Design axi_timer_counter_top, start of the top module:
module axi_timer_counter_top #(
  parameter AXI_ADDR_BW_p = 12     
) (
  input logic  clk,
  input logic  rst_n,
  input logic [AXI_ADDR_BW_p-1:0] i_axi_awaddr,
  input logic  i_axi_awvalid,
  input logic [31:0] i_axi_wdata,
  input logic i_axi_wvalid,
  input logic i_axi_bready,
  input logic [AXI_ADDR_BW_p-1:0] i_axi_araddr,
  input logic i_axi_arvalid,
  input logic i_axi_rready,
  output logic o_axi_awready,
  output logic o_axi_wready,
  output logic [1:0] o_axi_bresp,
  output logic o_axi_bvalid,
  output logic o_axi_arready,
  output logic [31:0] o_axi_rdata,
  output logic [1:0] o_axi_rresp,
  output logic o_axi_rvalid,
  output logic o_cnt0_done,
  output logic o_cnt1_done
);
Settings: LEC_CHECK=0, CAP_MARGIN=20, CELL_PAD_IN_SITES_DETAIL_PLACEMENT=2, CELL_PAD_IN_SITES_GLOBAL_PLACEMENT=3, CORE_MARGIN=2, CORE_UTILIZATION=42, SLEW_MARGIN=20; clock period 5.0 ns.
run.sh (not shown) runs the stock make flow with config.mk's settings and CLKGATE_MAP_FILE=.
Rerun with:
--- a/flow/config.mk
+++ b/flow/config.mk
@@ -10,4 +10,4 @@
 export CELL_PAD_IN_SITES_GLOBAL_PLACEMENT = 3
 export CORE_MARGIN = 2
-export CORE_UTILIZATION = 42
+export CORE_UTILIZATION = 40
 export SLEW_MARGIN = 20
Outcome: Cell area came out higher by 0.71%. Synthesized cell count stays the same. Worst setup slack improves by 13 ps. Die size climbs by about 5%. Cell count is higher by about 2%. Power rose by about 2%.
Rerun with:
--- a/flow/config.mk
+++ b/flow/config.mk
@@ -7,7 +7,5 @@
 export LEC_CHECK = 0
 export CAP_MARGIN = 20
-export CELL_PAD_IN_SITES_DETAIL_PLACEMENT = 2
-export CELL_PAD_IN_SITES_GLOBAL_PLACEMENT = 3
 export CORE_MARGIN = 2
-export CORE_UTILIZATION = 40
+export CORE_UTILIZATION = 8
 export SLEW_MARGIN = 20
==> flow/constraint.sdc (replaced) <==
create_clock -name core_clock -period 5.91 [get_ports {clk}]
set_input_delay 1.1820 -clock core_clock [delete_from_list [all_inputs] [get_ports {clk}]]
set_output_delay 1.1820 -clock core_clock [all_outputs]
set_load 0.01 [all_outputs]
Effect:
- wire length came out lower by a little under a tenth
- power went down by about a fifth
- core utilization fell by 37 points
- sequential share of layout area went down by 4.2 points
- clock power shrinks by a quarter to a third
- combinational power falls by about a fifth
- hold slack stays flat
- worst setup slack gains 800 ps
Rerun with:
--- a/flow/config.mk
+++ b/flow/config.mk
@@ -8,4 +8,4 @@
 export CAP_MARGIN = 20
 export CORE_MARGIN = 2
-export CORE_UTILIZATION = 8
+export CORE_UTILIZATION = 30
 export SLEW_MARGIN = 20
==> flow/constraint.sdc (replaced) <==
create_clock -name core_clock -period 4.34 [get_ports {clk}]
set_input_delay 0.8680 -clock core_clock [delete_from_list [all_inputs] [get_ports {clk}]]
set_output_delay 0.8680 -clock core_clock [all_outputs]
set_load 0.01 [all_outputs]
Outcome:
- The changed run completed without violations
- non-clock buffer count climbs by 1
- critical path depth stays the same
- design area drops by 11%
- total power climbs by 36%
- global-route usage climbs by 13 points
- utilization climbs by 25 points
- final cell count drops by 44%


## lane 1
axi_timer_counter_top again, from the RTL that the note above started with.
==> flow/design.v (excerpt) <==
module axi_timer_counter_top #(
  parameter AXI_ADDR_BW_p = 12     
) (
  input logic  clk,
  input logic  rst_n,
  input logic [AXI_ADDR_BW_p-1:0] i_axi_awaddr,
  input logic  i_axi_awvalid,
  input logic [31:0] i_axi_wdata,
  input logic i_axi_wvalid,
  input logic i_axi_bready,
  input logic [AXI_ADDR_BW_p-1:0] i_axi_araddr,
  input logic i_axi_arvalid,
  input logic i_axi_rready,
  output logic o_axi_awready,
  output logic o_axi_wready,
  output logic [1:0] o_axi_bresp,
  output logic o_axi_bvalid,
  output logic o_axi_arready,
  output logic [31:0] o_axi_rdata,
  output logic [1:0] o_axi_rresp,
  output logic o_axi_rvalid,
  output logic o_cnt0_done,
  output logic o_cnt1_done
);
clock: 2.59 ns
lec_check: 0
cap_margin: 5
core_margin: 2
core_utilization: 69
cts_cluster_size: 17
setup_slack_margin: 0.74
slew_margin: 20
Tool error DPL-0038 stopped lane 1 during clock tree synthesis; no final results.
Input changes introduced in lane 2 (baseline for comparison: lane 1):
- CTS_CLUSTER_SIZE: 17 -> 100
- SETUP_SLACK_MARGIN: 0.74 -> unset
- CORE_UTILIZATION: 69 -> 62
- CAP_MARGIN: 5 -> 20
- the clock period (ns, I/O delays scaled along): 2.59 -> 3.35
==> results <==
Both conditions hold for lane 2: the flow ran to the end and the final layout passed the timing, design-rule and antenna checks. In the summary table, lane 1 is marked failed, with error DPL-0038 raised in clock tree synthesis. Against lane 1, core outline area in lane 2 rose by more than 10%. Diff lane 1 -> lane 2: die height picked up an extra 8.2 um; aoi/oai-family share of the synthesized area shows no meaningful change; pre-CTS worst setup slack grew by 0.43 ns; site row count went up 3; die size has increased.
#### Input delta (lane 3 over lane 2)
- clearing CTS_CLUSTER_SIZE, which used to be 100
- swapping 62 for 40 in CORE_UTILIZATION
- swapping 3.35 for 5.0 in the clock period (ns, I/O delays scaled along)
Findings:
- Compared lane 3 against lane 2; clock skew within noise.
- Measured against each other, lane 3 and lane 2 differ in non-clock buffer area fraction after layout, the lower figure coming from lane 3.
- Taking lane 2 over lane 3, the detailed route wirelength on metal3 ratio works out to 1.5.
- Lane 2 -> lane 3: post-synthesis async set-or-reset flop share delta 0, exact match
- Lower hold slack among lane 3 and lane 2: lane 2
- Higher number of ordinary and repair buffers in the finished layout was reported by lane 2, not lane 3.
- Looking at global-route wire length before repair, lane 3 sits 2.6% higher than lane 2 does.
- Measured against lane 3, the number of cells after detailed placement of lane 2 comes out at 0.922 times the reference value.
- Taking lane 3 over lane 2, the overall die area ratio works out to 1.5.
- Total number of H-tree levels: lower on lane 3
- Lane 3 vs lane 2, critical path capture point: timer_counter_inst.s_cnt0_value[30]$_SDFF_PN0_ vs timer_counter_inst.s_cnt1_value[27]$_SDFF_PN0_
Input-level comparison between lane 4 and lane 3:
- putting CELL_PAD_IN_SITES_GLOBAL_PLACEMENT at 1 where nothing was set
- putting CELL_PAD_IN_SITES_DETAIL_PLACEMENT at 2 where nothing was set
- putting CORE_ASPECT_RATIO at 1.49 where nothing was set
- swapping 40 for 70 in CORE_UTILIZATION
- swapping 20 for 30 in CAP_MARGIN
- putting MAX_ROUTING_LAYER at met4 where nothing was set
- swapping 20 for 25 in SLEW_MARGIN
- swapping 2 for 4 in CORE_MARGIN
==> results <==
- What ended lane 4 was a tool error in global placement without I/O; the run never finished.
- Reported for lane 4 and lane 3, number of storage elements in the synthesis netlist turned out identical to the last digit.
- Lane 4 vs. lane 3: sequential share of the synthesized area has remained practically unchanged, total standard cell area after synthesis about even.
- Overall die height (lane 4 / lane 3): 0.944
- Lane 4 against lane 3: core area fell about 43%, floorplan row count -6, horizontal die size shrank by 35%, area of the chip moved down, floorplan-stage core utilization higher.
Power and IR drop assume default switching activity.
